// uart_top
module uart_top #(
    parameter   OPERAND_WIDTH = 512,
    parameter   ADDER_WIDTH   = 128,
    parameter   NBYTES        = OPERAND_WIDTH / 8,  
    parameter   CLK_FREQ      = 125_000_000,
    parameter   BAUD_RATE     = 7_812_500    
  )  
  (
    input   wire   iClk, iRst,
    input   wire   iRx,
    output  wire   oTx
  );
For scale: roughly 13000 cells after synthesis, ~3200 flip-flops, ~4 I/O pins, about 120000 sq um of cells after synthesis.
make LEC_CHECK=0 ABC_AREA=0 CAP_MARGIN=15 CORE_MARGIN=7 CORE_UTILIZATION=40 GPL_ROUTABILITY_DRIVEN=0 SETUP_SLACK_MARGIN=1.4 SLEW_MARGIN=5 TNS_END_PERCENT=70 finish   # period 5.7 ns
run.sh (not shown) runs the stock make flow with config.mk's settings and CLKGATE_MAP_FILE=.
Next try:
==> flow/config.mk (replaced) <==
export PLATFORM = sky130hd
export DESIGN_NAME = uart_top
export DESIGN_NICKNAME = uart_top
export VERILOG_FILES = /design/flow/design.v
export SDC_FILE = /design/flow/constraint.sdc
export NUM_CORES = 4
export LEC_CHECK = 0
export CAP_MARGIN = 15
export CORE_MARGIN = 2
export CORE_UTILIZATION = 72
export CTS_CLUSTER_DIAMETER = 29
export SETUP_SLACK_MARGIN = 0.78
export SLEW_MARGIN = 20
==> flow/constraint.sdc (replaced) <==
create_clock -name core_clock -period 3.0 [get_ports {iClk}]
set_input_delay 0.6000 -clock core_clock [delete_from_list [all_inputs] [get_ports {iClk}]]
set_output_delay 0.6000 -clock core_clock [all_outputs]
set_load 0.01 [all_outputs]
=> The new run completed, yet does not pass: max-capacitance violations, max-slew violations, negative setup slack. Clock power is higher to 3.1 times its value. Cell count is lower by a few percent. Routed wire length is higher by well over a third. Die size is lower by well over a third. Non-clock buffer count is higher by 725. Maximum frequency is higher by roughly a tenth.
Next try:
--- a/flow/config.mk
+++ b/flow/config.mk
@@ -6,8 +6,6 @@
 export NUM_CORES = 4
 export LEC_CHECK = 0
-export CAP_MARGIN = 15
+export CAP_MARGIN = 20
 export CORE_MARGIN = 2
 export CORE_UTILIZATION = 72
-export CTS_CLUSTER_DIAMETER = 29
-export SETUP_SLACK_MARGIN = 0.78
 export SLEW_MARGIN = 20
==> flow/constraint.sdc (replaced) <==
create_clock -name core_clock -period 4.06 [get_ports {iClk}]
set_input_delay 0.8120 -clock core_clock [delete_from_list [all_inputs] [get_ports {iClk}]]
set_output_delay 0.8120 -clock core_clock [all_outputs]
set_load 0.01 [all_outputs]
This time the run went through all stages and came out clean.
Sequential cell count does not change.
Maximum frequency decreases by 7.6%.
Power shrinks by 44%.
Synthesized cell count is unchanged.
Clock power shrinks by 56%.
Wire length falls by 22%.
Die size does not change.
Next try:
--- a/flow/config.mk
+++ b/flow/config.mk
@@ -8,4 +8,4 @@
 export CAP_MARGIN = 20
 export CORE_MARGIN = 2
-export CORE_UTILIZATION = 72
+export CORE_UTILIZATION = 66
 export SLEW_MARGIN = 20
==> flow/constraint.sdc (replaced) <==
create_clock -name core_clock -period 6.94 [get_ports {iClk}]
set_input_delay 1.3880 -clock core_clock [delete_from_list [all_inputs] [get_ports {iClk}]]
set_output_delay 1.3880 -clock core_clock [all_outputs]
set_load 0.01 [all_outputs]
Count of clock-buffer cells in the layout increases by 6.
Design area fell by about 0.8%.
First-iteration DRC count fell by about 28%.
Power fell by about 40%.
Wire length decreases by about 10%.
Setup slack gets better by 2.5 ns.

========
build 50:
Starting RTL as in the previous note.
## uart_top
module uart_top #(
    parameter   OPERAND_WIDTH = 512,
    parameter   ADDER_WIDTH   = 128,
    parameter   NBYTES        = OPERAND_WIDTH / 8,  
    parameter   CLK_FREQ      = 125_000_000,
    parameter   BAUD_RATE     = 7_812_500    
  )  
  (
    input   wire   iClk, iRst,
    input   wire   iRx,
    output  wire   oTx
  );
  reg [NBYTES*8-1:0] rBuffer1, rBuffer2;
  wire [(NBYTES)*8:0] wBuffer3;
  reg [(NBYTES+1)*8-1:0] rBufferRes;
  localparam s_IDLE         = 3'b000;
  localparam s_WAIT_RX1     = 3'b001;
  localparam s_WAIT_RX2     = 3'b010;
  localparam s_ADDITION     = 3'b011;
  localparam s_TX           = 3'b100;
  localparam s_WAIT_TX      = 3'b101;
  localparam s_DONE         = 3'b110;
  localparam s_WAIT_ADD_SUB = 3'b111;
  reg [2:0]   rFSM;  
  reg         rTxStart;
  reg [7:0]   rTxByte;
  wire        wTxBusy;
  wire        wTxDone;
  wire [7:0] wRxByte;
  wire wRxDone;
  uart_tx #(  .CLK_FREQ(CLK_FREQ), .BAUD_RATE(BAUD_RATE) )
  UART_TX_INST
    (.iClk(iClk),
     .iRst(iRst),
     .iTxStart(rTxStart),
     .iTxByte(rTxByte),
     .oTxSerial(oTx),
     .oTxBusy(wTxBusy),
     .oTxDone(wTxDone)
     );
  uart_rx #( .CLK_FREQ(CLK_FREQ), .BAUD_RATE(BAUD_RATE) )
  UART_RX_INST
  (.iClk(iClk),
   .iRst(iRst),
   .iRxSerial(iRx),
   .oRxByte(wRxByte),
   .oRxDone(wRxDone)
   );
   reg r_StartAdd;
   wire w_DoneAdd;
   mp_adder #( .OPERAND_WIDTH(OPERAND_WIDTH), .ADDER_WIDTH(ADDER_WIDTH) ) MP_ADDER_INST
   (.iClk(iClk),
    .iRst(iRst),
    .iStart(r_StartAdd),
    .iCommand(r_add_sub[0]),
    .iOpA(rBuffer1),
    .iOpB(rBuffer2),
    .oRes(wBuffer3),
    .oDone(w_DoneAdd)
   );
  ...
Settings: LEC_CHECK=0, ABC_AREA=0, CAP_MARGIN=40, CELL_PAD_IN_SITES_GLOBAL_PLACEMENT=1, CORE_MARGIN=7, CORE_UTILIZATION=40, GPL_ROUTABILITY_DRIVEN=0, GPL_TIMING_DRIVEN=0, MIN_ROUTING_LAYER=met2, SETUP_SLACK_MARGIN=1.4, SLEW_MARGIN=5, TNS_END_PERCENT=70; clock period 5.7 ns.
Input changes introduced in build 67 (baseline for comparison: build 50):
Settings: changing SLEW_MARGIN from 5 to 20; removing GPL_ROUTABILITY_DRIVEN (formerly 0); removing MIN_ROUTING_LAYER (formerly met2); changing CAP_MARGIN from 40 to 20; removing GPL_TIMING_DRIVEN (formerly 0); removing CELL_PAD_IN_SITES_GLOBAL_PLACEMENT (formerly 1).
Notes after the runs:
When build 67 is measured against build 50, its pin count of the biggest net entering global routing turns out 227 higher. Compared to build 50, build 67 has total clock buffers created by CTS 5.2% lower. Sort build 50 and build 67 by final area desc -> top: build 50. Re chip area line of the yosys report: no difference whatsoever between build 50 and build 67.
Here is what was changed in the inputs of build 83 compared with build 67.
Settings: removing ABC_AREA (formerly 0); removing SETUP_SLACK_MARGIN (formerly 1.4); removing TNS_END_PERCENT (formerly 70); changing CORE_MARGIN from 7 to 2; changing the clock period (ns, I/O delays scaled along) from 5.7 to 8.0.
==> comparison <==
A startpoint of the worst setup timing path of MP_ADDER_INST.regB_Q[66] is what build 83 shows, while MP_ADDER_INST.regB_Q[65] belongs to build 67. Going from build 67 to build 83, the post-layout utilization of the core was found to have gone down by 0.28 points. Lower slack of the worst reg-to-reg path was reported by build 67, not build 83. Build 83 vs. build 67: total power consumption of the routed design went down by 28%. Arrival time reported for the critical path endpoint of build 67 is on par with build 83.
#### Input delta (build 13 over build 83)
Settings: a change of CORE_UTILIZATION from 40 to 44; an added SETUP_SLACK_MARGIN of -0.03; a change of the clock period (ns, I/O delays scaled along) from 8.0 to 3.51.
[summary]
Utilization build 83 -> build 13: up
Multi-input logic portion of the cell area (higher): build 83
Complete run, failing final checks: build 13, reason negative setup slack.
Build 13: fraction of standard cell area that is sequential is 1.6 points lower than what build 83 reported.
Inputs modified between build 13 and build 7:
Settings: SETUP_SLACK_MARGIN: -0.03 -> unset; CORE_UTILIZATION: 44 -> 26; the clock period (ns, I/O delays scaled along): 3.51 -> 8.14.
==> comparison <==
- Build 7 ended with every stage complete and zero timing, DRC or antenna violations.
- MP_ADDER_INST.regB_Q[72] as the worst setup path startpoint was reported by build 13, and MP_ADDER_INST.regB_Q[41] by build 7.
- Comparing build 13 and build 7, the lower number of non-clock buffers in the layout is on build 7.
- Summary of build 7 over build 13: leakage power summed over all cells has decreased; fraction of the core area covered by cells at the end of the flow now sits lower; post-CTS repair timing setup buffer count went down 11; final worst-path setup slack picked up an extra 4.04 ns.
## Diff of input files: build 61 against build 7
Settings: swapping 26 for 46 in CORE_UTILIZATION; swapping 8.14 for 4.2 in the clock period (ns, I/O delays scaled along).
## What came out
Diff build 7 -> build 61 | met1 track demand over resource in global routing | increase of 15 points
Build 61 vs build 7, slowest cell on the critical path: nor4_1 vs a211oi_1
Re final number of max-transition violations: no difference whatsoever between build 61 and build 7.
Looking at filler-free cell count of the finished design across build 7 and build 61, the one that comes out higher is build 7.
Delta (build 61 minus build 7): total number of vias picked up an extra 1,722; non-clock buffer count increased about 120%.
No activity file was given, so power comes from the tool's default toggle rates.
